`flow/constraint.sdc`:
```
create_clock -name core_clock -period 9.91 [get_ports {clk}]
set_input_delay 1.9820 -clock core_clock [delete_from_list [all_inputs] [get_ports {clk}]]
set_output_delay 1.9820 -clock core_clock [all_outputs]
set_load 0.01 [all_outputs]
```
`flow/design.v`:
```
`timescale 1ns / 1ps
module pid_controller(
    input  logic        clk,
    input  logic        rst_n,
    input  logic [15:0] setpoint,
    input  logic [15:0] feedback,
    input  logic [15:0] Kp,
    input  logic [15:0] Ki,
    input  logic [15:0] Kd,
    input  logic [15:0] clk_prescaler,
    output logic [15:0] control_signal
);
    logic signed [16:0]  error_s;         
    logic signed [16:0]  prev_error_s;
    logic signed [31:0]  integral_s;      
    logic signed [31:0]  derivative_s;
    logic [15:0] clk_divider;
    logic        sampling_flag;
    logic signed [31:0] kp_mul, ki_mul;
    logic signed [31:0] kd_mul;
    logic signed [31:0] control_calc;
    always_ff @(posedge clk or negedge rst_n) begin
        if (!rst_n) begin
            clk_divider    <= 16'h0000;
            sampling_flag  <= 1'b0;
        end else if (clk_divider == clk_prescaler) begin
            clk_divider    <= 16'h0000;
            sampling_flag  <= 1'b1;
        end else begin
            clk_divider    <= clk_divider + 16'd1;
            sampling_flag  <= 1'b0;
        end
    end
    always_comb begin
        error_s = $signed({1'b0, setpoint}) - $signed({1'b0, feedback});
        kp_mul = $signed({1'b0, Kp}) * error_s;
        ki_mul = $signed({1'b0, Ki}) * error_s;
        kd_mul = $signed({1'b0, Kd}) * (error_s - prev_error_s);
        control_calc = kp_mul + integral_s + kd_mul;
    end
    always_ff @(posedge clk or negedge rst_n) begin
        if (!rst_n) begin
            prev_error_s   <= '0;
            integral_s     <= '0;
            derivative_s   <= '0;
            control_signal <= 16'h0000;
        end else if (sampling_flag) begin
            integral_s   <= integral_s + ki_mul;
            derivative_s <= kd_mul;
            control_signal <= control_calc[15:0];
            prev_error_s <= error_s;
        end
    end
endmodule
`timescale 1ns/1ps
module top (
  input  logic        clk,
  input  logic        rst_n,
  input  logic [15:0] setpoint,
  input  logic [15:0] feedback,
  input  logic [15:0] Kp,
  input  logic [15:0] Ki,
  input  logic [15:0] Kd,
  input  logic [15:0] clk_prescaler,
  output logic [15:0] control_signal
);
  pid_controller u_dut (
    .clk(clk),
    .rst_n(rst_n),
    .setpoint(setpoint),
    .feedback(feedback),
    .Kp(Kp),
    .Ki(Ki),
    .Kd(Kd),
    .clk_prescaler(clk_prescaler),
    .control_signal(control_signal)
  );
endmodule
```
`flow/config.mk`:
```
export PLATFORM = sky130hd
export DESIGN_NAME = top
export DESIGN_NICKNAME = top
export VERILOG_FILES = /design/flow/design.v
export SDC_FILE = /design/flow/constraint.sdc
export NUM_CORES = 4
export LEC_CHECK = 0
export CAP_MARGIN = 0
export CORE_MARGIN = 2
export CORE_UTILIZATION = 72
export CTS_CLUSTER_DIAMETER = 90
export CTS_CLUSTER_SIZE = 35
export PLACE_DENSITY_LB_ADDON = 0.27
export SETUP_SLACK_MARGIN = 1.39
export SLEW_MARGIN = 20
export TNS_END_PERCENT = 5
```
`flow/run.sh`:
```
#!/bin/bash
# the make line also repeats each setting of config.mk as NAME=value (left out here)
make -C /OpenROAD-flow-scripts/flow DESIGN_CONFIG=/design/flow/config.mk WORK_HOME=/design/flow/orfs CLKGATE_MAP_FILE= finish
```
==> results of run 1 <==
## metal layers
layer	GRT usage	vias up
li1	-	5946
met1	0.4564	6912
met2	0.6931	1047
met3	0.1035	387
met4	0.3294	0
met5	0	-
## per-stage QoR
stage               hold slack [ns]    util  worst slack (ns)  area [µm²]
floorplan                    0.4740       -            -1.028       17100
global placement             0.4889  0.8311            -1.693       19330
detailed placement           0.4964  0.8311            -1.922       19330
CTS                          0.5096  0.8642            -1.011       20100
global route                 0.5218  0.8718            -1.568       20280
finish                       0.5060  0.8719            -1.305       20280
## timing repair
action                                  CTS  global route
endpoints found under the setup margin   13            12
buffers inserted                         17             5
pin swaps                                79            21
gates resized                            94            21
## area by class of cell
| type | instances | area share |
|---|---|---|
| inverters | 411 | 0.07680 |
| flip-flops and latches | 65 | 0.08025 |
| well taps | 319 | 0.01968 |
| multi-input cells | 1317 | 0.6975 |
| diodes | 1 | 0.0001234 |
| clock buffers | 10 | 0.01178 |
| clock inverters | 6 | 0.004441 |
| repair buffers | 261 | 0.1094 |
==> Flow_metrics.wiki, run 1 <==
== Implementation results ==
{| class="wikitable"
! Metric !! Value
|-
| Crit. End Element || register
|-
| Maximum buffer depth of the clock tree || 2
|-
| Number of nets in the finished design || 2651
|-
| Class of the worst hold path || reg2reg
|-
| Biggest cell delay along the critical path || 0.55 ns
|-
| DRC violation count after routing || 0
|-
| Fraction of the mapped netlist area in adder cells || 0.4905
|-
| Most repeated cell in the gate-level netlist after synthesis || sky130_fd_sc_hd__inv_1
|-
| Syn Area/Cell || 9.123 µm²
|-
| Tool Warnings || 29
|-
| Setup clock skew after layout || 0.01295 ns
|-
| Largest fanout on the critical path || 3
|-
| Worst Tran Pin Value || 0.8895 ns
|-
| Dpl hpwl || 34900 µm
|-
| Last element of the critical path || u_dut.control_signal[15]
|-
| Die extent in x || 157.4 µm
|-
| Area fraction in compound gates after synthesis || 0.04441
|-
| All-Layer GR Usage || 0.4168
|-
| Cell Count Post-Placement || 2351
|-
| Area share of the largest cell type after synthesis || 0.3464
|-
| Max-slew violation total from the final report || 0
|-
| Area of the mapped netlist || 0.01693 mm²
|-
| Origin of the worst setup path || setpoint[7]
|-
| GP Congestion || 0.9935
|-
| Period utilization || 1.132
|-
| Routed wl met2 || 24390 µm
|-
| Count of input and output buffers || 113
|-
| Flip-flops with a built-in enable || 0
|-
| Placeable Area || 0.02326 mm²
|-
| Drt initial violations || 1355
|-
| Routed length on met1 || 16310 µm
|-
| Maximum number of pins on one net before global-route repair || 66
|-
| Total CTS buffers || 9
|-
| Global-route wire length before repair || 77730 µm
|-
| Detailed-route vias per instance || 5.980
|-
| Fraction of synthesis flops using an asynchronous set or reset pin || 1.000
|-
| Total count of hold-check failures in the final report || 0
|-
| Number of cells in the finished layout apart from fillers || 2390
|-
| Core utilization at floorplan || 0.7279
|-
| Number of antenna violations at the first check in global routing || 1
|-
| Xor and xnor area share after synthesis || 0.09436
|-
| Post-route antenna net violation count || 0
|-
| Synthesized net count || 2442
|-
| Overall via count from detail_route || 14292
|-
| Status || finished with violations
|-
| Synth warnings || 1
|-
| Cell at the root of the clock tree || sky130_fd_sc_hd__clkbuf_16
|-
| Met3 routed WL || 5668 µm
|-
| Clock input transition at the sequential cells of the worst setup and hold paths || 0.07 ns
|-
| Gate Area || 0.01415 mm²
|-
| Synth area leader || sky130_fd_sc_hd__fa_1
|-
| Sink count of the clock tree || 65
|-
| Register area share after synthesis || 0.09606
|-
| Launch point of the worst hold path || u_dut.control_signal[10]
|-
| Max H-tree Level || 3
|-
| Register-to-Register Path Depth || 33
|-
| Worst path arrival time || 11.47 ns
|-
| Sequential cell area in the final layout || 0.001628 mm²
|-
| Clock latency of the later-clocked register in the worst-skew pair || 0.36 ns
|-
| Time the final worst path needs with I/O delays and setup || 11.22 ns
|-
| Std-Cell Rows || 56
|-
| Max-cap viol count || 0
|-
| Type of the worst setup path || in2reg
|-
| Yosys synthesis chip area || 0.01693 mm²
|-
| Worst reg2reg endpoint || u_dut.control_signal[15]
|-
| Vertical die size || 157.4 µm
|-
| CP required || 10.16 ns
|-
| Count of unique library cells instantiated by Yosys || 52
|-
| Hold Buf Count CTS || 0
|-
| Commonest cells in the synthesized netlist || sky130_fd_sc_hd__inv_1 (411), sky130_fd_sc_hd__fa_1 (293), sky130_fd_sc_hd__nand2_1 (221), sky130_fd_sc_hd__ha_1 (195), sky130_fd_sc_hd__and2_1 (181)
|-
| Origin of the critical flop-to-flop path || u_dut.prev_error_s[5]
|-
| Peak Freq || 89.16 MHz
|-
| # Cells Yosys || 1856
|-
| TNS Setup || -2.854 ns
|-
| Filler Cells Inserted || 1113
|-
| Commonest register cell after synthesis || sky130_fd_sc_hd__dfrtp_1
|-
| End of the worst hold path || u_dut.control_signal[10]
|-
| Area Overhead vs Synth || 19.79%
|-
| Ports placed on the boundary || 114
|-
| Crit path buf inv count || 7
|-
| Drt pass-1 iters || 13
|-
| Cell count along the critical path || 38
|-
| Final routed wirelength across all metal layers || 51170 µm
|-
| Smallest setup slack after layout || -1.305 ns
|-
| Final tally of setup violations || 5
|-
| Synth flops || 65
|-
| Top cells by area || sky130_fd_sc_hd__fa_1 (35%), sky130_fd_sc_hd__ha_1 (14%), sky130_fd_sc_hd__dfrtp_1 (9.6%), sky130_fd_sc_hd__inv_1 (9.1%), sky130_fd_sc_hd__and2_1 (6.7%)
|-
| Synthesized instance count || 1856
|-
| Startpoint type of the worst setup path || primary input
|-
| TritonCTS clock tree || yes
|-
| Highest signal layer in the routed design || met4
|-
| Worst reg-to-reg setup slack || 1.16 ns
|-
| Routed wire length per instance || 21.41 µm
|-
| Area fraction in mux cells || 0.01212
|-
| Area of the chip || 0.02476 mm²
|-
| Crit-path slowest cell || sky130_fd_sc_hd__fa_1
|-
| Gr ovfl total || 0
|-
| Worst slew margin || 0.4070
|-
| Area fraction in and, or, nand and nor cells after synthesis || 0.1572
|-
| Failed Checks || negative setup slack
|-
| Depth of the worst hold-timing path || 1
|-
| RSZ-0062 raised after global routing || yes
|-
| Most repeated library cell on the critical path || sky130_fd_sc_hd__fa_1
|-
| Number of global-route vias before repair || 15899
|-
| Cell family contributing the most delay on the critical path || adder cells
|-
| Dominant non-sequential cell family after synthesis || adder cells
|}
==> inputs of run 2 (changes only) <==
Settings changed: CAP_MARGIN 0 to 20, CORE_UTILIZATION 72 to 52, CTS_CLUSTER_DIAMETER 90 to not set, CTS_CLUSTER_SIZE 35 to 73, PLACE_DENSITY_LB_ADDON 0.27 to 0.14, SETUP_SLACK_MARGIN 1.39 to -0.81, SLEW_MARGIN 20 to 35, TNS_END_PERCENT 5 to not set.
Clock period 9.91 ns to 9.82 ns, I/O delays scaled along.
==> run 2 against run 1 <==
The layout still fails its checks (negative setup slack). Clock skew shrank 0.0031 ns. Core utilization fell by 25 points. Synthesized area unchanged. Critical path type unchanged. Flip-flop count did not move. Synthesized cell count did not move. Routed wire length is 18% lower. Count of clock-buffer cells in the layout unchanged. Global-route usage decreased by 15 points.
==> Flow_metrics.wiki, run 2 <==
== Implementation results ==
{| class="wikitable"
! Metric !! Value
|-
| Status || finished with violations
|-
| Failed Checks || negative setup slack
|-
| Origin of the worst setup path || feedback[1]
|-
| Layout Cell Area excl Fill || 0.02022 mm²
|-
| Setup clock skew after layout || 0.009853 ns
|-
| Sink count of the clock tree || 65
|-
| Peak Freq || 91.44 MHz
|-
| Worst Tran Pin Value || 0.7930 ns
|-
| Worst slew margin || 0.4713
|-
| Area of the chip || 0.03402 mm²
|-
| Max-slew violation total from the final report || 0
|-
| Total count of hold-check failures in the final report || 0
|-
| Worst path arrival time || 11.18 ns
|-
| GP Congestion || 0.8822
|-
| Crit path buf inv count || 6
|-
| Gr ovfl total || 0
|-
| Synth warnings || 1
|-
| Placement-stage worst setup slack || -2.000 ns
|-
| Global-route wire length before repair || 70210 µm
|-
| Area Overhead vs Synth || 19.43%
|-
| Count of input and output buffers || 113
|-
| Dpl hpwl || 34720 µm
|-
| Period utilization || 1.114
|-
| Worst Hold Margin || 0.5068 ns
|-
| Most repeated cell in the gate-level netlist after synthesis || sky130_fd_sc_hd__inv_1
|-
| Sequential cell area in the final layout || 0.001628 mm²
|-
| DRC violation count after routing || 0
|-
| TNS Setup || -1.855 ns
|-
| Max-cap viol count || 0
|-
| Worst reg-to-reg setup slack || 1.28 ns
|-
| Detailed-route vias per instance || 5.071
|-
| Register-to-Register Path Depth || 34
|-
| Launch point of the worst hold path || u_dut.control_signal[11]
|-
| Time the final worst path needs with I/O delays and setup || 10.94 ns
|-
| Last element of the critical path || u_dut.control_signal[15]
|-
| Core utilization at floorplan || 0.5244
|-
| Filler Cells Inserted || 2818
|-
| Commonest register cell after synthesis || sky130_fd_sc_hd__dfrtp_1
|-
| Cell count along the critical path || 40
|-
| Ports placed on the boundary || 114
|-
| Cell Count Post-Placement || 2480
|-
| Cell at the root of the clock tree || sky130_fd_sc_hd__clkbuf_16
|-
| Max H-tree Level || 3
|-
| Number of nets in the finished design || 2649
|-
| Largest fanout on the critical path || 3
|-
| Syn Area/Cell || 9.123 µm²
|-
| Flip-flops with a built-in enable || 0
|-
| Area fraction in mux cells || 0.01212
|-
| Synth area leader || sky130_fd_sc_hd__fa_1
|-
| All-Layer GR Usage || 0.2680
|-
| Depth of the worst hold-timing path || 1
|-
| End of the worst hold path || u_dut.control_signal[11]
|-
| Gate Area || 0.01394 mm²
|-
| Synthesized instance count || 1856
|-
| RSZ-0062 raised after global routing || yes
|-
| Area fraction in compound gates after synthesis || 0.04441
|-
| Maximum number of pins on one net before global-route repair || 79
|-
| Class of the worst hold path || reg2reg
|-
| Synth flops || 65
|-
| TritonCTS clock tree || yes
|-
| Clock input transition at the sequential cells of the worst setup and hold paths || 0.06 ns
|-
| Die extent in x || 184.5 µm
|-
| Final routed wirelength across all metal layers || 41930 µm
|-
| Worst reg2reg endpoint || u_dut.control_signal[15]
|-
| Crit-path slowest cell || sky130_fd_sc_hd__fa_1
|-
| Final cell utilization of the core || 0.6263
|-
| Drt initial violations || 619
|-
| Count of unique library cells instantiated by Yosys || 52
|-
| Post-route antenna net violation count || 0
|-
| Startpoint type of the worst setup path || primary input
|-
| Synthesized net count || 2442
|-
| CP required || 10.06 ns
|-
| Yosys synthesis chip area || 0.01693 mm²
|-
| Number of global-route vias before repair || 13959
|-
| Fraction of synthesis flops using an asynchronous set or reset pin || 1.000
|-
| Biggest cell delay along the critical path || 0.52 ns
|-
| Type of the worst setup path || in2reg
|-
| Placeable Area || 0.03229 mm²
|-
| Crit. End Element || register
|-
| Std-Cell Rows || 66
|-
| Commonest cells in the synthesized netlist || sky130_fd_sc_hd__inv_1 (411), sky130_fd_sc_hd__fa_1 (293), sky130_fd_sc_hd__nand2_1 (221), sky130_fd_sc_hd__ha_1 (195), sky130_fd_sc_hd__and2_1 (181)
|-
| Total CTS buffers || 9
|-
| Tool Warnings || 29
|-
| Drt pass-1 iters || 5
|-
| Antenna diode count || 0
|-
| Routed wire length per instance || 16.71 µm
|-
| Smallest setup slack after layout || -1.117 ns
|-
| Register area share after synthesis || 0.09606
|-
| Clock latency of the later-clocked register in the worst-skew pair || 0.35 ns
|-
| Area fraction in and, or, nand and nor cells after synthesis || 0.1572
|-
| Placement-stage cell area || 0.01954 mm²
|-
| Cell family contributing the most delay on the critical path || adder cells
|-
| # Cells Yosys || 1856
|-
| Maximum buffer depth of the clock tree || 2
|-
| Number of antenna violations at the first check in global routing || 0
|-
| Vertical die size || 184.5 µm
|-
| Area of the mapped netlist || 0.01693 mm²
|-
| Final tally of setup violations || 4
|-
| Xor and xnor area share after synthesis || 0.09436
|-
| Area share of the largest cell type after synthesis || 0.3464
|-
| Origin of the critical flop-to-flop path || u_dut.prev_error_s[0]
|-
| Fraction of the mapped netlist area in adder cells || 0.4905
|-
| Overall via count from detail_route || 12727
|-
| Hold Buf Count CTS || 0
|-
| Number of cells in the finished layout apart from fillers || 2510
|-
| Top cells by area || sky130_fd_sc_hd__fa_1 (35%), sky130_fd_sc_hd__ha_1 (14%), sky130_fd_sc_hd__dfrtp_1 (9.6%), sky130_fd_sc_hd__inv_1 (9.1%), sky130_fd_sc_hd__and2_1 (6.7%)
|-
| Dominant non-sequential cell family after synthesis || adder cells
|}
run 2: final cells by class:
class,count,share of cell area
clock buffers,10,0.01182
clock inverters,6,0.004455
inverters,411,0.07691
multi-input cells,1317,0.6893
flip-flops and latches,65,0.08050
well taps,442,0.02735
repair buffers,259,0.1097
run 2: what timing repair did:
| item | 4_1_cts | 5_1_grt |
|---|---|---|
| setup buffers | 10 | 5 |
| pin swaps | 57 | 38 |
| gates cloned | 0 | 0 |
| setup endpoints to repair | 3 | 1 |
| resized | 66 | 14 |
run 2: layer usage:
metal / vias up / global-route usage / wire length [µm]
li1: 5944 / - / -
met1: 6383 / 0.3334 / 16950
met2: 345 / 0.4812 / 21430
met3: 55 / 0.03952 / 2338
met4: 0 / 0.08064 / 1214
met5: - / 0 / 0
==> inputs of run 3 (changes only) <==
Settings changed: CELL_PAD_IN_SITES_GLOBAL_PLACEMENT set to 1, CORE_MARGIN 2 to 10, CORE_UTILIZATION 52 to 25, CTS_CLUSTER_SIZE 73 to not set, MIN_ROUTING_LAYER set to met1, PLACE_DENSITY_LB_ADDON 0.14 to 0.15, SETUP_SLACK_MARGIN -0.81 to not set, SLEW_MARGIN 35 to 20.
Clock period 9.82 ns to 20.7 ns, I/O delays scaled along.
==> run 3 against run 2 <==
Now clean on timing, DRC and antenna. Via count decreased by 5.9%. Critical path type unchanged. Die area grew 130%. Sequential share of layout area is 0.30 points higher. Clock skew up 0.0054 ns.
==> Flow_metrics.wiki, run 3 <==
== Implementation results ==
{| class="wikitable"
! Metric !! Value
|-
| Register-to-Register Path Depth || 33
|-
| All-Layer GR Usage || 0.1369
|-
| Biggest cell delay along the critical path || 0.82 ns
|-
| TNS Setup || 0 ns
|-
| Vertical die size || 280.3 µm
|-
| Crit-path slowest cell || sky130_fd_sc_hd__xnor2_2
|-
| Core utilization at floorplan || 0.2521
|-
| Setup clock skew after layout || 0.01523 ns
|-
| Number of antenna violations at the first check in global routing || 2
|-
| Clock latency of the later-clocked register in the worst-skew pair || 0.38 ns
|-
| DRC violation count after routing || 0
|-
| Routed wire length per instance || 18.11 µm
|-
| Period utilization || 0.7353
|-
| Area fraction in and, or, nand and nor cells after synthesis || 0.1572
|-
| Post-route antenna net violation count || 0
|-
| Filler Cells Inserted || 7094
|-
| Most repeated library cell on the critical path || sky130_fd_sc_hd__fa_1
|-
| Max-cap viol count || 0
|-
| Global-route wire length before repair || 81740 µm
|-
| Drt pass-1 iters || 4
|-
| Max-slew violation total from the final report || 0
|-
| Syn Area/Cell || 9.123 µm²
|-
| GP Congestion || 0.7998
|-
| Crit path buf inv count || 7
|-
| Final tally of setup violations || 0
|-
| Count of unique library cells instantiated by Yosys || 52
|-
| Area of the mapped netlist || 0.01693 mm²
|-
| Placeable Area || 0.06716 mm²
|-
| RSZ-0062 raised after global routing || no
|-
| Flip-flops with a built-in enable || 0
|-
| Worst reg-to-reg setup slack || 10.93 ns
|-
| Overall via count from detail_route || 11982
|-
| Fraction of synthesis flops using an asynchronous set or reset pin || 1.000
|-
| Synthesized instance count || 1856
|-
| Origin of the worst setup path || setpoint[0]
|-
| Commonest cells in the synthesized netlist || sky130_fd_sc_hd__inv_1 (411), sky130_fd_sc_hd__fa_1 (293), sky130_fd_sc_hd__nand2_1 (221), sky130_fd_sc_hd__ha_1 (195), sky130_fd_sc_hd__and2_1 (181)
|-
| Std-Cell Rows || 95
|-
| Dpl hpwl || 41540 µm
|-
| Number of global-route vias before repair || 13864
|-
| Top cells by area || sky130_fd_sc_hd__fa_1 (35%), sky130_fd_sc_hd__ha_1 (14%), sky130_fd_sc_hd__dfrtp_1 (9.6%), sky130_fd_sc_hd__inv_1 (9.1%), sky130_fd_sc_hd__and2_1 (6.7%)
|-
| Cells resized by post-CTS repair || 0
|-
| Cell count along the critical path || 40
|-
| Peak Freq || 65.70 MHz
|-
| Worst reg2reg endpoint || u_dut.control_signal[15]
|-
| Cell family contributing the most delay on the critical path || adder cells
|-
| Smallest setup slack after layout || 5.479 ns
|-
| Area fraction in compound gates after synthesis || 0.04441
|-
| Cell at the root of the clock tree || sky130_fd_sc_hd__clkbuf_16
|-
| Hold Buf Count CTS || 0
|-
| Drt initial violations || 409
|-
| Clock input transition at the sequential cells of the worst setup and hold paths || 0.07 ns
|-
| Xor and xnor area share after synthesis || 0.09436
|-
| # Cells Yosys || 1856
|-
| Time the final worst path needs with I/O delays and setup || 15.22 ns
|-
| Most repeated cell in the gate-level netlist after synthesis || sky130_fd_sc_hd__inv_1
|-
| Fraction of the mapped netlist area in adder cells || 0.4905
|-
| TritonCTS clock tree || yes
|-
| Maximum number of pins on one net before global-route repair || 55
|-
| Post-CTS setup buffers || 0
|-
| Maximum buffer depth of the clock tree || 2
|-
| Worst Tran Pin Value || 1.035 ns
|-
| Total CTS buffers || 9
|-
| Startpoint type of the worst setup path || primary input
|-
| Gr ovfl total || 0
|-
| Tool Warnings || 26
|-
| Area share of the largest cell type after synthesis || 0.3464
|-
| Synthesized net count || 2442
|-
| Antenna diode count || 0
|-
| Origin of the critical flop-to-flop path || u_dut.prev_error_s[0]
|-
| Synth area leader || sky130_fd_sc_hd__fa_1
|-
| Class of the worst hold path || reg2reg
|-
| Largest fanout on the critical path || 18
|-
| Placement-stage worst setup slack || 5.039 ns
|-
| Die extent in x || 280.3 µm
|-
| Detailed-route vias per instance || 4.235
|-
| Launch point of the worst hold path || u_dut.control_signal[3]
|-
| Commonest register cell after synthesis || sky130_fd_sc_hd__dfrtp_1
|-
| Final routed wirelength across all metal layers || 51220 µm
|-
| End of the worst hold path || u_dut.control_signal[3]
|-
| Status || finished clean
|-
| Count of input and output buffers || 113
|-
| Worst slew margin || 0.3065
|-
| Max H-tree Level || 3
|-
| Worst path arrival time || 15.49 ns
|-
| Type of the worst setup path || in2reg
|-
| Dominant non-sequential cell family after synthesis || adder cells
|-
| Total count of hold-check failures in the final report || 0
|-
| Ports placed on the boundary || 114
|-
| Area fraction in mux cells || 0.01212
|-
| Yosys synthesis chip area || 0.01693 mm²
|-
| Depth of the worst hold-timing path || 1
|-
| Register area share after synthesis || 0.09606
|-
| Area Overhead vs Synth || 15.20%
|-
| CP required || 20.96 ns
|-
| Synth flops || 65
|-
| Sink count of the clock tree || 65
|-
| Crit. End Element || register
|-
| Synth warnings || 1
|-
| Last element of the critical path || u_dut.control_signal[15]
|-
| Area of the chip || 0.07854 mm²
|-
| Number of nets in the finished design || 2537
|}
## run 3: cell type report
type / instances / area, µm² / area share
clock inverter: 5 / 30.03 / 0.001539
clock buffer: 11 / 252.7 / 0.01296
inverter: 411 / 1543 / 0.07909
timing repair buffer: 147 / 1384 / 0.07094
sequential: 65 / 1628 / 0.08345
multi-input combinational: 1317 / 13580 / 0.6960
tap: 873 / 1092 / 0.05600
## run 3: through the flow
stage               hold slack, ns  utilization  instance area [µm²]  std cells
detailed placement          0.4957       0.2862                19220       2813
floorplan                   0.4740            -                16930       1856
finish                      0.5038       0.2905                19510       2829
global route                0.5233       0.2905                19510       2829
global placement            0.4893       0.2862                19220       2813
CTS                         0.5105       0.2905                19510       2829
## run 3: layer usage
metal | global-route usage | wire length (µm)
met5 | 0 | 23
met4 | 0.02911 | 1002
met3 | 0.02478 | 1845
met2 | 0.2378 | 25160
met1 | 0.1740 | 23190
==> inputs of run 4 (changes only) <==
Settings changed: CELL_PAD_IN_SITES_GLOBAL_PLACEMENT 1 to not set, CORE_ASPECT_RATIO set to 1.57, CORE_MARGIN 10 to 2, CORE_UTILIZATION 25 to 40, MIN_ROUTING_LAYER met1 to not set, TNS_END_PERCENT set to 80.
Clock period 20.7 ns to 12.5 ns, I/O delays scaled along.
==> run 4 against run 3 <==
Still clean on timing, DRC and antenna. Die area is 44% lower. Non-clock buffer count is 72 higher. Register-to-register slack worse by 7.0 ns. Via count is 3.8% higher. Cell count is 9.6% lower. Synthesized cell count stayed put. Count of clock-buffer cells in the layout is 1 lower. Core utilization is 18 points higher. Largest cell class unchanged.
==> Flow_metrics.wiki, run 4 <==
== Implementation results ==
{| class="wikitable"
! Metric !! Value
|-
| Peak Freq || 83.83 MHz
|-
| Hold Buf Count CTS || 0
|-
| Total CTS buffers || 9
|-
| Number of nets in the finished design || 2609
|-
| Yosys synthesis chip area || 0.01693 mm²
|-
| Detailed-route vias per instance || 4.866
|-
| Total count of hold-check failures in the final report || 0
|-
| Die extent in x || 168.2 µm
|-
| Max-slew violation total from the final report || 0
|-
| Overall via count from detail_route || 12443
|-
| Last element of the critical path || u_dut.control_signal[15]
|-
| Synth flops || 65
|-
| DRC violation count after routing || 0
|-
| Vertical die size || 261.8 µm
|-
| Cell at the root of the clock tree || sky130_fd_sc_hd__clkbuf_16
|-
| Cell family contributing the most delay on the critical path || adder cells
|-
| Smallest setup slack after layout || 0.5712 ns
|-
| Dpl hpwl || 37140 µm
|-
| Count of input and output buffers || 113
|-
| Worst slew margin || 0.3682
|-
| Drt initial violations || 412
|-
| Number of cells in the finished layout apart from fillers || 2557
|-
| Flip-flops with a built-in enable || 0
|-
| Register-to-Register Path Depth || 32
|-
| Global-route wire length before repair || 71600 µm
|-
| # Cells Yosys || 1856
|-
| Gr ovfl total || 0
|-
| Syn Area/Cell || 9.123 µm²
|-
| Period utilization || 0.9543
|-
| Area share of the largest cell type after synthesis || 0.3464
|-
| Post-route antenna net violation count || 0
|-
| Number of antenna violations at the first check in global routing || 2
|-
| Depth of the worst hold-timing path || 1
|-
| Worst Tran Pin Value || 0.9476 ns
|-
| All-Layer GR Usage || 0.2109
|-
| Fraction of the mapped netlist area in adder cells || 0.4905
|-
| Setup clock skew after layout || 0.01386 ns
|-
| Dominant non-sequential cell family after synthesis || adder cells
|-
| Top cells by area || sky130_fd_sc_hd__fa_1 (35%), sky130_fd_sc_hd__ha_1 (14%), sky130_fd_sc_hd__dfrtp_1 (9.6%), sky130_fd_sc_hd__inv_1 (9.1%), sky130_fd_sc_hd__and2_1 (6.7%)
|-
| Commonest register cell after synthesis || sky130_fd_sc_hd__dfrtp_1
|-
| Synth warnings || 1
|-
| Worst path arrival time || 12.17 ns
|-
| Launch point of the worst hold path || u_dut.control_signal[4]
|-
| Origin of the worst setup path || setpoint[0]
|-
| Xor and xnor area share after synthesis || 0.09436
|-
| Area of the mapped netlist || 0.01693 mm²
|-
| Status || finished clean
|-
| Tool Warnings || 26
|-
| Crit path buf inv count || 6
|-
| Class of the worst hold path || reg2reg
|-
| Filler Cells Inserted || 4114
|-
| Origin of the critical flop-to-flop path || u_dut.prev_error_s[0]
|-
| Crit. End Element || register
|-
| Routed wire length per instance || 17.24 µm
|-
| Clock input transition at the sequential cells of the worst setup and hold paths || 0.06 ns
|-
| GP Congestion || 0.8619
|-
| Synth area leader || sky130_fd_sc_hd__fa_1
|-
| Area fraction in and, or, nand and nor cells after synthesis || 0.1572
|-
| Number of global-route vias before repair || 13742
|-
| Type of the worst setup path || in2reg
|-
| Cell count along the critical path || 40
|-
| Area of the chip || 0.04403 mm²
|-
| Final tally of setup violations || 0
|-
| Core utilization at floorplan || 0.4044
|-
| Synthesized instance count || 1856
|-
| Fraction of synthesis flops using an asynchronous set or reset pin || 1.000
|-
| Final routed wirelength across all metal layers || 44100 µm
|-
| Count of unique library cells instantiated by Yosys || 52
|-
| Cell Count Post-Placement || 2533
|-
| Placement-stage worst setup slack || -0.6333 ns
|-
| Maximum buffer depth of the clock tree || 2
|-
| Crit-path slowest cell || sky130_fd_sc_hd__fa_1
|-
| Std-Cell Rows || 94
|-
| Worst reg2reg endpoint || u_dut.control_signal[15]
|-
| Time the final worst path needs with I/O delays and setup || 11.93 ns
|-
| Clock latency of the later-clocked register in the worst-skew pair || 0.36 ns
|-
| Largest fanout on the critical path || 3
|-
| Area fraction in mux cells || 0.01212
|-
| End of the worst hold path || u_dut.control_signal[4]
|-
| Biggest cell delay along the critical path || 0.53 ns
|-
| Register area share after synthesis || 0.09606
|-
| Startpoint type of the worst setup path || primary input
|-
| Area Overhead vs Synth || 16.58%
|-
| Max H-tree Level || 3
|-
| Final cell utilization of the core || 0.4715
|-
| Placeable Area || 0.04187 mm²
|-
| TritonCTS clock tree || yes
|-
| Worst reg-to-reg setup slack || 3.95 ns
|-
| Sink count of the clock tree || 65
|-
| Commonest cells in the synthesized netlist || sky130_fd_sc_hd__inv_1 (411), sky130_fd_sc_hd__fa_1 (293), sky130_fd_sc_hd__nand2_1 (221), sky130_fd_sc_hd__ha_1 (195), sky130_fd_sc_hd__and2_1 (181)
|-
| Area fraction in compound gates after synthesis || 0.04441
|-
| Drt pass-1 iters || 4
|-
| Maximum number of pins on one net before global-route repair || 66
|-
| Ports placed on the boundary || 114
|-
| Synthesized net count || 2442
|-
| CP required || 12.74 ns
|-
| Most repeated cell in the gate-level netlist after synthesis || sky130_fd_sc_hd__inv_1
|-
| RSZ-0062 raised after global routing || no
|-
| Max-cap viol count || 0
|}
## run 4: area by class of cell
class	instances	area [µm²]	share of cell area
Multi-Input combinational cell	1317	13670	0.6926
Clock buffer	10	239.0	0.01211
Timing Repair Buffer	219	1929	0.09774
Antenna cell	1	2.502	0.0001268
Tap cell	528	660.6	0.03347
Inverter	411	1543	0.07815
Clock inverter	6	66.31	0.003359
Sequential cell	65	1628	0.08246
## run 4: what timing repair did
| action | CTS | global route |
|---|---|---|
| resized | 3 | 20 |
| buffers inserted | 3 | 4 |
| pin swaps | 6 | 38 |
| setup endpoints to repair | 1 | 1 |
## run 4: routing by layer
| layer | vias up | part of all wire | GRT usage |
|---|---|---|---|
| met2 | 220 | 0.55 | 0.4087 |
| met1 | 6308 | 0.39 | 0.2421 |
| met4 | 2 | 0.027 | 0.07375 |
| met3 | 66 | 0.031 | 0.01747 |
| met5 | - | 0.00027 | 0 |
| li1 | 5847 | - | - |
## run 4: through the flow
stage,TNS (ns),cell area [µm²],hold slack [ns]
floorplan,0,16980,0.4740
global placement,-0.4721,19290,0.4900
detailed placement,-0.6333,19290,0.4949
CTS,0,19640,0.5102
global route,0,19740,0.5335
finish,0,19740,0.5098
==> inputs of run 5 (changes only) <==
Settings changed: CORE_ASPECT_RATIO 1.57 to not set, CORE_UTILIZATION 40 to 72, CTS_CLUSTER_DIAMETER set to 90, CTS_CLUSTER_SIZE set to 81, PLACE_DENSITY_LB_ADDON 0.15 to 0.27, TNS_END_PERCENT 80 to 5.
Clock period 12.5 ns to 6.93 ns, I/O delays scaled along.
==> run 5 against run 4 <==
The layout now fails its checks (negative setup slack). Core utilization rose by 43 points. Register-to-register slack got worse by 5.9 ns. Non-clock buffer count rose by 114. Count of clock-buffer cells in the layout did not move. Global-route usage rose by 26 points. Worst setup slack got worse by 4.4 ns. Synthesized area did not move. Die area fell by 44%. Critical path type unchanged.
==> Flow_metrics.wiki, run 5 <==
== Implementation results ==
{| class="wikitable"
! Metric !! Value
|-
| Status || finished with violations
|-
| Failed Checks || negative setup slack
|-
| Commonest register cell after synthesis || sky130_fd_sc_hd__dfrtp_1
|-
| Total CTS buffers || 9
|-
| Cell count along the critical path || 41
|-
| Crit. End Element || register
|-
| Synthesized instance count || 1856
|-
| Final cell utilization of the core || 0.8986
|-
| Placement-stage cell area || 0.01999 mm²
|-
| Vertical die size || 157.4 µm
|-
| Biggest cell delay along the critical path || 0.53 ns
|-
| All-Layer GR Usage || 0.4714
|-
| Worst reg-to-reg setup slack || -1.95 ns
|-
| Number of antenna violations at the first check in global routing || 0
|-
| CP required || 7.20 ns
|-
| Synthesized net count || 2442
|-
| RSZ-0062 raised after global routing || yes
|-
| Clock latency of the later-clocked register in the worst-skew pair || 0.38 ns
|-
| Startpoint type of the worst setup path || primary input
|-
| Worst reg2reg endpoint || u_dut.control_signal[15]
|-
| Max-slew violation total from the final report || 0
|-
| Type of the worst setup path || in2reg
|-
| Detailed-route vias per instance || 6.076
|-
| Crit-path slowest cell || sky130_fd_sc_hd__fa_1
|-
| Syn Area/Cell || 9.123 µm²
|-
| Fraction of the mapped netlist area in adder cells || 0.4905
|-
| Area fraction in compound gates after synthesis || 0.04441
|-
| GP Congestion || 0.9575
|-
| Layout Cell Area excl Fill || 0.02090 mm²
|-
| Area Overhead vs Synth || 23.45%
|-
| Overall via count from detail_route || 14954
|-
| Clock input transition at the sequential cells of the worst setup and hold paths || 0.08 ns
|-
| Max-cap viol count || 0
|-
| Largest fanout on the critical path || 3
|-
| Global-route wire length before repair || 86260 µm
|-
| TritonCTS clock tree || yes
|-
| Launch point of the worst hold path || u_dut.control_signal[6]
|-
| Peak Freq || 92.66 MHz
|-
| Final tally of setup violations || 17
|-
| Number of global-route vias before repair || 16663
|-
| Cell at the root of the clock tree || sky130_fd_sc_hd__clkbuf_16
|-
| Dpl hpwl || 39870 µm
|-
| Cell family contributing the most delay on the critical path || adder cells
|-
| Setup clock skew after layout || 0.01540 ns
|-
| Drt initial violations || 1565
|-
| Crit path buf inv count || 8
|-
| Most repeated cell in the gate-level netlist after synthesis || sky130_fd_sc_hd__inv_1
|-
| Dominant non-sequential cell family after synthesis || adder cells
|-
| Area of the chip || 0.02476 mm²
|-
| Fraction of synthesis flops using an asynchronous set or reset pin || 1.000
|-
| Die extent in x || 157.4 µm
|-
| Tool Warnings || 30
|-
| Origin of the critical flop-to-flop path || u_dut.prev_error_s[0]
|-
| Maximum number of pins on one net before global-route repair || 69
|-
| Final routed wirelength across all metal layers || 56520 µm
|-
| Yosys synthesis chip area || 0.01693 mm²
|-
| Worst Tran Pin Value || 0.9142 ns
|-
| Smallest setup slack after layout || -3.862 ns
|-
| Total count of hold-check failures in the final report || 0
|-
| Area fraction in and, or, nand and nor cells after synthesis || 0.1572
|-
| Area share of the largest cell type after synthesis || 0.3464
|-
| Maximum buffer depth of the clock tree || 2
|-
| Synth flops || 65
|-
| Placement-stage worst setup slack || -4.564 ns
|-
| Synth warnings || 1
|-
| Depth of the worst hold-timing path || 1
|-
| DRC violation count after routing || 0
|-
| Post-route antenna net violation count || 0
|-
| Number of nets in the finished design || 2723
|-
| Time the final worst path needs with I/O delays and setup || 10.79 ns
|-
| Period utilization || 1.557
|-
| Flip-flops with a built-in enable || 0
|-
| Core utilization at floorplan || 0.7279
|-
| Xor and xnor area share after synthesis || 0.09436
|-
| Synth area leader || sky130_fd_sc_hd__fa_1
|-
| Register area share after synthesis || 0.09606
|-
| Origin of the worst setup path || setpoint[0]
|-
| Register-to-Register Path Depth || 34
|-
| Std-Cell Rows || 56
|-
| Count of unique library cells instantiated by Yosys || 52
|-
| Sink count of the clock tree || 65
|-
| Area fraction in mux cells || 0.01212
|-
| Worst slew margin || 0.3905
|-
| Ports placed on the boundary || 114
|-
| Antenna diode count || 0
|-
| Gr ovfl total || 0
|-
| End of the worst hold path || u_dut.control_signal[6]
|-
| Drt pass-1 iters || 9
|-
| Max H-tree Level || 3
|-
| Commonest cells in the synthesized netlist || sky130_fd_sc_hd__inv_1 (411), sky130_fd_sc_hd__fa_1 (293), sky130_fd_sc_hd__nand2_1 (221), sky130_fd_sc_hd__ha_1 (195), sky130_fd_sc_hd__and2_1 (181)
|-
| Worst path arrival time || 11.06 ns
|-
| Top cells by area || sky130_fd_sc_hd__fa_1 (35%), sky130_fd_sc_hd__ha_1 (14%), sky130_fd_sc_hd__dfrtp_1 (9.6%), sky130_fd_sc_hd__inv_1 (9.1%), sky130_fd_sc_hd__and2_1 (6.7%)
|-
| Count of input and output buffers || 113
|-
| Last element of the critical path || u_dut.control_signal[15]
|-
| # Cells Yosys || 1856
|-
| Worst Hold Margin || 0.5073 ns
|-
| Area of the mapped netlist || 0.01693 mm²
|-
| Routed wire length per instance || 22.97 µm
|-
| Class of the worst hold path || reg2reg
|-
| Placeable Area || 0.02326 mm²
|}
==> run 5: per-stage QoR <==
| step | std cells | setup TNS (ns) |
|---|---|---|
| floorplan | 1856 | -21.35 |
| global placement | 2435 | -37.46 |
| detailed placement | 2435 | -42.72 |
| CTS | 2458 | -23.56 |
| global route | 2461 | -32.70 |
| finish | 2461 | -28.65 |
==> run 5: cell type report <==
class                           instances  area [µm²]
Clock buffer                           10       239.0
Clock inverter                          6       90.09
Fill cell                             963        2359
Inverter                              411        1555
Multi-Input combinational cell       1317       14170
Sequential cell                        65        1628
Tap cell                              319       399.1
Timing Repair Buffer                  333        2818
==> run 5: what timing repair did <==
| item | CTS | global route |
|---|---|---|
| pin swaps | 68 | 30 |
| hold buffers | 0 | 0 |
| cloned | 0 | 0 |
| setup buffers | 7 | 3 |
| gates resized | 107 | 22 |
| endpoints found under the setup margin | 20 | 20 |
==> run 5: layer usage <==
layer | share of wire | track usage
met3 | 0.12 | 0.1448
met1 | 0.31 | 0.5180
met4 | 0.10 | 0.3610
met2 | 0.47 | 0.7665
met5 | 0 | 0
==> inputs of run 6 (changes only) <==
Settings changed: CORE_UTILIZATION 72 to 40, CTS_CLUSTER_DIAMETER 90 to not set, CTS_CLUSTER_SIZE 81 to not set, PLACE_DENSITY_LB_ADDON 0.27 to not set, SETUP_SLACK_MARGIN set to 2.4, TNS_END_PERCENT 5 to not set.
Clock period 6.93 ns to 12.2 ns, I/O delays scaled along.
==> run 6 against run 5 <==
The run now finishes clean. First-iteration DRC count shrank 65%. Count of clock-buffer cells in the layout shrank 1. Die area grew 78%. Routed wire length shrank 26%. Register-to-register slack gained 5.6 ns. Critical path depth shrank 4. Worst setup slack gained 4.8 ns. Cell count grew 3.3%. Highest routed layer unchanged.
==> Flow_metrics.wiki, run 6 <==
== Implementation results ==
{| class="wikitable"
! Metric !! Value
|-
| Number of nets in the finished design || 2583
|-
| # Cells Yosys || 1856
|-
| Clock latency of the later-clocked register in the worst-skew pair || 0.37 ns
|-
| Worst Tran Pin Value || 0.8808 ns
|-
| Area of the mapped netlist || 0.01693 mm²
|-
| Commonest register cell after synthesis || sky130_fd_sc_hd__dfrtp_1
|-
| Flip-flops with a built-in enable || 0
|-
| Dpl hpwl || 34040 µm
|-
| Launch point of the worst hold path || u_dut.control_signal[8]
|-
| Routed wire length per instance || 16.45 µm
|-
| Time the final worst path needs with I/O delays and setup || 11.27 ns
|-
| Area share of the largest cell type after synthesis || 0.3464
|-
| Last element of the critical path || u_dut.control_signal[15]
|-
| Worst slew margin || 0.4128
|-
| Placeable Area || 0.04185 mm²
|-
| Synth flops || 65
|-
| Worst path arrival time || 11.53 ns
|-
| Largest fanout on the critical path || 4
|-
| Std-Cell Rows || 75
|-
| Synth warnings || 1
|-
| Drt initial violations || 545
|-
| Register-to-Register Path Depth || 32
|-
| Final tally of setup violations || 0
|-
| Synth area leader || sky130_fd_sc_hd__fa_1
|-
| GP Congestion || 0.8756
|-
| Area of the chip || 0.04399 mm²
|-
| Most repeated library cell on the critical path || sky130_fd_sc_hd__fa_1
|-
| Setup clock skew after layout || 0.008236 ns
|-
| Dominant non-sequential cell family after synthesis || adder cells
|-
| Global-route wire length before repair || 69430 µm
|-
| Gr ovfl total || 0
|-
| Number of antenna violations at the first check in global routing || 2
|-
| CP required || 12.46 ns
|-
| Final routed wirelength across all metal layers || 41830 µm
|-
| Crit-path slowest cell || sky130_fd_sc_hd__fa_1
|-
| Fraction of synthesis flops using an asynchronous set or reset pin || 1.000
|-
| Register area share after synthesis || 0.09606
|-
| Cell family contributing the most delay on the critical path || adder cells
|-
| Type of the worst setup path || in2reg
|-
| Area fraction in and, or, nand and nor cells after synthesis || 0.1572
|-
| Cell at the root of the clock tree || sky130_fd_sc_hd__clkbuf_16
|-
| Crit. End Element || register
|-
| Fraction of the mapped netlist area in adder cells || 0.4905
|-
| All-Layer GR Usage || 0.2008
|-
| Drt pass-1 iters || 6
|-
| Total count of hold-check failures in the final report || 0
|-
| Count of unique library cells instantiated by Yosys || 52
|-
| Maximum buffer depth of the clock tree || 2
|-
| Startpoint type of the worst setup path || primary input
|-
| Cell count along the critical path || 37
|-
| Period utilization || 0.9242
|-
| Worst reg2reg endpoint || u_dut.control_signal[15]
|-
| Sink count of the clock tree || 65
|-
| Max H-tree Level || 3
|-
| Status || finished clean
|-
| Worst reg-to-reg setup slack || 3.61 ns
|-
| Syn Area/Cell || 9.123 µm²
|-
| End of the worst hold path || u_dut.control_signal[8]
|-
| Post-route antenna net violation count || 0
|-
| TritonCTS clock tree || yes
|-
| Yosys synthesis chip area || 0.01693 mm²
|-
| Area fraction in compound gates after synthesis || 0.04441
|-
| Crit path buf inv count || 7
|-
| Layout Cell Area excl Fill || 0.02003 mm²
|-
| Clock input transition at the sequential cells of the worst setup and hold paths || 0.06 ns
|-
| Core utilization at floorplan || 0.4046
|-
| Top cells by area || sky130_fd_sc_hd__fa_1 (35%), sky130_fd_sc_hd__ha_1 (14%), sky130_fd_sc_hd__dfrtp_1 (9.6%), sky130_fd_sc_hd__inv_1 (9.1%), sky130_fd_sc_hd__and2_1 (6.7%)
|-
| Overall via count from detail_route || 12381
|-
| Area Overhead vs Synth || 18.30%
|-
| Peak Freq || 88.69 MHz
|-
| Die extent in x || 209.7 µm
|-
| Number of global-route vias before repair || 13561
|-
| Tool Warnings || 29
|-
| Total CTS buffers || 9
|-
| Maximum number of pins on one net before global-route repair || 79
|-
| Most repeated cell in the gate-level netlist after synthesis || sky130_fd_sc_hd__inv_1
|-
| Xor and xnor area share after synthesis || 0.09436
|-
| Max-slew violation total from the final report || 0
|-
| Synthesized net count || 2442
|-
| Placement-stage cell area || 0.01907 mm²
|-
| Area fraction in mux cells || 0.01212
|-
| Vertical die size || 209.7 µm
|-
| DRC violation count after routing || 0
|-
| Count of input and output buffers || 113
|-
| Synthesized instance count || 1856
|-
| Max-cap viol count || 0
|-
| Origin of the critical flop-to-flop path || u_dut.prev_error_s[0]
|-
| RSZ-0062 raised after global routing || yes
|-
| Hold Buf Count CTS || 0
|-
| Detailed-route vias per instance || 4.869
|-
| Depth of the worst hold-timing path || 1
|-
| Biggest cell delay along the critical path || 0.49 ns
|-
| Ports placed on the boundary || 114
|-
| Commonest cells in the synthesized netlist || sky130_fd_sc_hd__inv_1 (411), sky130_fd_sc_hd__fa_1 (293), sky130_fd_sc_hd__nand2_1 (221), sky130_fd_sc_hd__ha_1 (195), sky130_fd_sc_hd__and2_1 (181)
|-
| Class of the worst hold path || reg2reg
|-
| Origin of the worst setup path || feedback[10]
|}
-- run 6: layer usage --
metal | global-route usage | wire (µm)
met3 | 0.03038 | 1613
met4 | 0.06212 | 1328
met2 | 0.3496 | 20640
met1 | 0.2575 | 18240
met5 | 0 | 0
-- run 6: layout make-up --
cell class,instances,area (µm²)
antenna,2,5.005
clock buffer,9,225.2
clock inverter,7,78.83
fill,3929,21820
inverter,411,1555
multi-input combinational,1317,14150
sequential,65,1628
tap,539,674.4
timing repair buffer,193,1709
-- run 6: through the flow --
| step | setup slack [ns] | hold slack, ns | std cells | utilization | setup TNS [ns] |
|---|---|---|---|---|---|
| final | 0.9251 | 0.5016 | 2543 | 0.4786 | 0 |
| after global routing | 0.5319 | 0.5181 | 2542 | 0.4785 | 0 |
| after CTS | 0.7706 | 0.5076 | 2533 | 0.4720 | 0 |
| after detailed placement | -0.09940 | 0.4955 | 2492 | 0.4556 | -0.09940 |
| after global placement | 0.1150 | 0.4898 | 2492 | 0.4552 | 0 |
| after floorplan | 0.8044 | 0.4740 | 1856 | - | 0 |
-- run 6: repair_timing --
action / 4_1_cts / 5_1_grt
gates cloned: 0 / 0
pin swaps: 66 / 53
endpoints found under the setup margin: 9 / 9
buffers inserted: 25 / 8
gates resized: 70 / 37
==> inputs of run 7 (changes only) <==
Settings changed: CELL_PAD_IN_SITES_DETAIL_PLACEMENT set to 0, CELL_PAD_IN_SITES_GLOBAL_PLACEMENT set to 2, CORE_UTILIZATION 40 to 26, CTS_CLUSTER_DIAMETER set to 330, GPL_ROUTABILITY_DRIVEN set to 1, MIN_ROUTING_LAYER set to met2, SETUP_SLACK_MARGIN 2.4 to 3.22, SLEW_MARGIN 20 to 0.
Clock period 12.2 ns to 16.2 ns, I/O delays scaled along.
==> run 7 against run 6 <==
Cell area is 1.4% higher. Count of clock-buffer cells in the layout rose by 1. Critical path depth is 4 higher. Highest routed layer is now met5. Non-clock buffer count decreased by 14. Routed wire length up 27%. Worst setup slack better by 2.7 ns. Still clean on timing, DRC and antenna.
==> Flow_metrics.wiki, run 7 <==
== Implementation results ==
{| class="wikitable"
! Metric !! Value
|-
| Status || finished clean
|-
| Area fraction in mux cells || 0.01212
|-
| Worst reg2reg endpoint || u_dut.control_signal[15]
|-
| Area fraction in compound gates after synthesis || 0.04441
|-
| Clock input transition at the sequential cells of the worst setup and hold paths || 0.06 ns
|-
| Biggest cell delay along the critical path || 0.53 ns
|-
| Synthesized instance count || 1856
|-
| Xor and xnor area share after synthesis || 0.09436
|-
| TNS Setup || 0 ns
|-
| Class of the worst hold path || reg2reg
|-
| Worst Hold Margin || 0.5053 ns
|-
| Crit path buf inv count || 7
|-
| TritonCTS clock tree || yes
|-
| Detailed-route vias per instance || 5.879
|-
| Maximum number of pins on one net before global-route repair || 73
|-
| Total count of hold-check failures in the final report || 0
|-
| # Cells Yosys || 1856
|-
| Final routed wirelength across all metal layers || 52980 µm
|-
| GP Congestion || 0.8756
|-
| Area fraction in and, or, nand and nor cells after synthesis || 0.1572
|-
| Dominant non-sequential cell family after synthesis || adder cells
|-
| Tool Warnings || 26
|-
| Clock latency of the later-clocked register in the worst-skew pair || 0.37 ns
|-
| DRC violation count after routing || 0
|-
| Crit-path slowest cell || sky130_fd_sc_hd__fa_1
|-
| Type of the worst setup path || in2reg
|-
| Top cells by area || sky130_fd_sc_hd__fa_1 (35%), sky130_fd_sc_hd__ha_1 (14%), sky130_fd_sc_hd__dfrtp_1 (9.6%), sky130_fd_sc_hd__inv_1 (9.1%), sky130_fd_sc_hd__and2_1 (6.7%)
|-
| Largest fanout on the critical path || 5
|-
| Commonest register cell after synthesis || sky130_fd_sc_hd__dfrtp_1
|-
| Worst slew margin || 0.4003
|-
| CP required || 16.45 ns
|-
| Fraction of the mapped netlist area in adder cells || 0.4905
|-
| Commonest cells in the synthesized netlist || sky130_fd_sc_hd__inv_1 (411), sky130_fd_sc_hd__fa_1 (293), sky130_fd_sc_hd__nand2_1 (221), sky130_fd_sc_hd__ha_1 (195), sky130_fd_sc_hd__and2_1 (181)
|-
| Ports placed on the boundary || 114
|-
| Routed wire length per instance || 18.60 µm
|-
| Startpoint type of the worst setup path || primary input
|-
| Max-slew violation total from the final report || 0
|-
| Time the final worst path needs with I/O delays and setup || 12.54 ns
|-
| RSZ-0062 raised after global routing || no
|-
| Origin of the critical flop-to-flop path || u_dut.prev_error_s[0]
|-
| Synthesized net count || 2442
|-
| Last element of the critical path || u_dut.control_signal[15]
|-
| Number of antenna violations at the first check in global routing || 0
|-
| Area share of the largest cell type after synthesis || 0.3464
|-
| Global-route wire length before repair || 81670 µm
|-
| Crit. End Element || register
|-
| Synth warnings || 1
|-
| Origin of the worst setup path || feedback[2]
|-
| Register area share after synthesis || 0.09606
|-
| Cell family contributing the most delay on the critical path || adder cells
|-
| Area Overhead vs Synth || 20.00%
|-
| Max H-tree Level || 3
|-
| Number of nets in the finished design || 2569
|-
| Worst Tran Pin Value || 0.8879 ns
|-
| Setup clock skew after layout || 0.01846 ns
|-
| Worst path arrival time || 12.79 ns
|-
| Drt pass-1 iters || 7
|-
| Max-cap viol count || 0
|-
| Launch point of the worst hold path || u_dut.control_signal[4]
|-
| Final tally of setup violations || 0
|-
| Yosys synthesis chip area || 0.01693 mm²
|-
| Synth flops || 65
|-
| Worst reg-to-reg setup slack || 7.54 ns
|-
| Area of the mapped netlist || 0.01693 mm²
|-
| Cell at the root of the clock tree || sky130_fd_sc_hd__clkbuf_16
|-
| Dpl hpwl || 39780 µm
|-
| Placeable Area || 0.06446 mm²
|-
| Std-Cell Rows || 93
|-
| Register-to-Register Path Depth || 33
|-
| Count of unique library cells instantiated by Yosys || 52
|-
| Vertical die size || 259.2 µm
|-
| Drt initial violations || 1533
|-
| Total CTS buffers || 9
|-
| Syn Area/Cell || 9.123 µm²
|-
| All-Layer GR Usage || 0.2436
|-
| Depth of the worst hold-timing path || 1
|-
| Period utilization || 0.7743
|-
| Number of global-route vias before repair || 20638
|-
| Die extent in x || 259.2 µm
|-
| Count of input and output buffers || 113
|-
| Peak Freq || 79.72 MHz
|-
| Most repeated cell in the gate-level netlist after synthesis || sky130_fd_sc_hd__inv_1
|-
| Maximum buffer depth of the clock tree || 2
|-
| Fraction of synthesis flops using an asynchronous set or reset pin || 1.000
|-
| Flip-flops with a built-in enable || 0
|-
| Core utilization at floorplan || 0.2627
|-
| Overall via count from detail_route || 16744
|-
| Area of the chip || 0.06718 mm²
|-
| Gr ovfl total || 0
|-
| Cell count along the critical path || 41
|-
| End of the worst hold path || u_dut.control_signal[4]
|-
| Post-route antenna net violation count || 0
|-
| Sink count of the clock tree || 65
|-
| Synth area leader || sky130_fd_sc_hd__fa_1
|}
-- run 7: area by class of cell --
class	instances	area (µm²)
fill	6830	44150
multi-input combinational	1317	13940
timing repair buffer	179	1795
sequential	65	1628
inverter	411	1543
tap	855	1070
clock buffer	10	239.0
clock inverter	6	90.09
antenna	5	12.51
-- run 7: layer usage --
| layer | GRT usage | wire [µm] | vias to the layer above |
|---|---|---|---|
| met4 | 0.01820 | 1816 | 4 |
| met5 | 0.01638 | 66 | - |
| li1 | - | - | 5775 |
| met1 | - | 0 | 6446 |
| met3 | 0.3530 | 22390 | 163 |
| met2 | 0.2891 | 28700 | 4356 |
-- run 7: timing repair --
| action | 4_1_cts | 5_1_grt |
|---|---|---|
| pin swaps | 22 | 48 |
| endpoints found under the setup margin | 1 | 1 |
| hold buffers | 0 | 0 |
| cloned | 1 | 3 |
| gates resized | 22 | 70 |
| setup buffers | 13 | 11 |
-- run 7: stage by stage --
stage	utilization	instance area (µm²)	instances	setup slack, ns
detailed placement	0.2989	19270	2798	1.813
finish	0.3152	20320	2848	3.657
global route	0.3150	20310	2843	3.212
floorplan	-	16990	1856	3.279
CTS	0.3079	19850	2828	3.225
global placement	0.2988	19260	2797	1.961
==> inputs of run 8 (changes only) <==
Settings changed: CELL_PAD_IN_SITES_GLOBAL_PLACEMENT 2 to 0, CORE_UTILIZATION 26 to 72, CTS_CLUSTER_DIAMETER 330 to 29, CTS_CLUSTER_SIZE set to 100, MIN_ROUTING_LAYER met2 to met1, PLACE_DENSITY_LB_ADDON set to 0.06, SETUP_SLACK_MARGIN 3.22 to 1.97, SLEW_MARGIN 0 to 10, TNS_END_PERCENT set to 5.
Clock period 16.2 ns to 6.75 ns, I/O delays scaled along.
==> run 8 against run 7 <==
Non-clock buffer count is 185 higher. Sequential share of layout area down 0.31 points. Clock skew decreased by 0.0089 ns. Routed wire length fell by 0.48%. First-iteration DRC count is 19% lower. Core utilization up 59 points. Cell area is 4.0% higher. Now fails the layout checks on negative setup slack. Count of clock-buffer cells in the layout unchanged. Flip-flop count did not move.
==> Flow_metrics.wiki, run 8 <==
== Implementation results ==
{| class="wikitable"
! Metric !! Value
|-
| Number of cells in the finished layout apart from fillers || 2492
|-
| Overall via count from detail_route || 14624
|-
| Placeable Area || 0.02326 mm²
|-
| CP required || 7.00 ns
|-
| Area of the chip || 0.02476 mm²
|-
| DRC violation count after routing || 0
|-
| Max-slew violation total from the final report || 0
|-
| Commonest cells in the synthesized netlist || sky130_fd_sc_hd__inv_1 (411), sky130_fd_sc_hd__fa_1 (293), sky130_fd_sc_hd__nand2_1 (221), sky130_fd_sc_hd__ha_1 (195), sky130_fd_sc_hd__and2_1 (181)
|-
| Type of the worst setup path || in2reg
|-
| Worst reg2reg endpoint || u_dut.control_signal[15]
|-
| Count of input and output buffers || 113
|-
| Crit. End Element || register
|-
| Startpoint type of the worst setup path || primary input
|-
| Dominant non-sequential cell family after synthesis || adder cells
|-
| Flip-flops with a built-in enable || 0
|-
| Count of unique library cells instantiated by Yosys || 52
|-
| Total count of hold-check failures in the final report || 0
|-
| Maximum buffer depth of the clock tree || 2
|-
| Worst slew margin || 0.3932
|-
| Area share of the largest cell type after synthesis || 0.3464
|-
| Cell Count Post-Placement || 2444
|-
| Number of nets in the finished design || 2754
|-
| Crit-path slowest cell || sky130_fd_sc_hd__fa_1
|-
| Origin of the worst setup path || feedback[3]
|-
| Std-Cell Rows || 56
|-
| Clock latency of the later-clocked register in the worst-skew pair || 0.37 ns
|-
| Area Overhead vs Synth || 24.85%
|-
| Placement-stage worst setup slack || -4.551 ns
|-
| All-Layer GR Usage || 0.4375
|-
| Area fraction in and, or, nand and nor cells after synthesis || 0.1572
|-
| Final routed wirelength across all metal layers || 52720 µm
|-
| Worst reg-to-reg setup slack || -1.96 ns
|-
| Number of global-route vias before repair || 16216
|-
| Register area share after synthesis || 0.09606
|-
| Last element of the critical path || u_dut.control_signal[15]
|-
| Die extent in x || 157.4 µm
|-
| Placement-stage cell area || 0.02008 mm²
|-
| Peak Freq || 92.89 MHz
|-
| RSZ-0062 raised after global routing || yes
|-
| Xor and xnor area share after synthesis || 0.09436
|-
| Synthesized net count || 2442
|-
| Largest fanout on the critical path || 3
|-
| Register-to-Register Path Depth || 34
|-
| Time the final worst path needs with I/O delays and setup || 10.76 ns
|-
| Commonest register cell after synthesis || sky130_fd_sc_hd__dfrtp_1
|-
| Layout Cell Area excl Fill || 0.02114 mm²
|-
| Crit path buf inv count || 12
|-
| Synth warnings || 1
|-
| Filler Cells Inserted || 1034
|-
| Total CTS buffers || 9
|-
| Antenna diode count || 0
|-
| Area fraction in compound gates after synthesis || 0.04441
|-
| Detailed-route vias per instance || 5.868
|-
| Max H-tree Level || 3
|-
| Drt initial violations || 1246
|-
| Top cells by area || sky130_fd_sc_hd__fa_1 (35%), sky130_fd_sc_hd__ha_1 (14%), sky130_fd_sc_hd__dfrtp_1 (9.6%), sky130_fd_sc_hd__inv_1 (9.1%), sky130_fd_sc_hd__and2_1 (6.7%)
|-
| Post-route antenna net violation count || 0
|-
| Biggest cell delay along the critical path || 0.55 ns
|-
| Maximum number of pins on one net before global-route repair || 66
|-
| Synth area leader || sky130_fd_sc_hd__fa_1
|-
| Class of the worst hold path || reg2reg
|-
| Status || finished with violations
|-
| End of the worst hold path || u_dut.control_signal[13]
|-
| Routed wire length per instance || 21.16 µm
|-
| Worst path arrival time || 11.02 ns
|-
| Ports placed on the boundary || 114
|-
| Fraction of the mapped netlist area in adder cells || 0.4905
|-
| Cell count along the critical path || 45
|-
| Synthesized instance count || 1856
|-
| Yosys synthesis chip area || 0.01693 mm²
|-
| Area fraction in mux cells || 0.01212
|-
| Period utilization || 1.595
|-
| Area of the mapped netlist || 0.01693 mm²
|-
| Syn Area/Cell || 9.123 µm²
|-
| Failed Checks || negative setup slack
|-
| Worst Tran Pin Value || 0.9102 ns
|-
| Drt pass-1 iters || 7
|-
| Sink count of the clock tree || 65
|-
| Smallest setup slack after layout || -4.015 ns
|-
| TritonCTS clock tree || yes
|-
| # Cells Yosys || 1856
|-
| Number of antenna violations at the first check in global routing || 1
|-
| Gr ovfl total || 0
|-
| Fraction of synthesis flops using an asynchronous set or reset pin || 1.000
|-
| Max-cap viol count || 0
|-
| Dpl hpwl || 37050 µm
|-
| Setup clock skew after layout || 0.009572 ns
|-
| Tool Warnings || 29
|-
| Depth of the worst hold-timing path || 1
|-
| Most repeated cell in the gate-level netlist after synthesis || sky130_fd_sc_hd__inv_1
|-
| Cell at the root of the clock tree || sky130_fd_sc_hd__clkbuf_16
|-
| Origin of the critical flop-to-flop path || u_dut.prev_error_s[0]
|-
| GP Congestion || 0.9168
|-
| Cell family contributing the most delay on the critical path || adder cells
|-
| Vertical die size || 157.4 µm
|-
| Synth flops || 65
|-
| Final cell utilization of the core || 0.9088
|-
| Launch point of the worst hold path || u_dut.control_signal[13]
|-
| Clock input transition at the sequential cells of the worst setup and hold paths || 0.06 ns
|-
| Global-route wire length before repair || 81450 µm
|-
| Final tally of setup violations || 17
|-
| Core utilization at floorplan || 0.7279
|}
==> run 8: layer usage <==
metal	vias up	track usage	part of all wire
met3	361	0.09416	0.091
met4	0	0.3035	0.087
met5	-	0	0
met2	934	0.7365	0.49
met1	7169	0.4987	0.33
li1	6160	-	-
==> run 8: layout make-up <==
type	instances	area [µm²]	area share
Clock buffer	10	239.0	0.01130
Clock inverter	6	90.09	0.004261
Inverter	411	1555	0.07357
Multi-Input combinational cell	1317	14130	0.6684
Sequential cell	65	1628	0.07700
Tap cell	319	399.1	0.01888
Timing Repair Buffer	364	3098	0.1465
==> run 8: what timing repair did <==
item,4_1_cts,5_1_grt
setup buffers,30,2
resized,95,40
pin swaps,78,38
setup endpoints to repair,27,26
hold buffers,0,0
gates cloned,0,0
==> run 8: through the flow <==
stage / setup TNS, ns / hold slack (ns)
finish: -30.85 / 0.5088
global route: -34.78 / 0.5300
CTS: -25.96 / 0.5093
detailed placement: -43.96 / 0.4951
global placement: -40.24 / 0.4889
floorplan: -23.57 / 0.4740
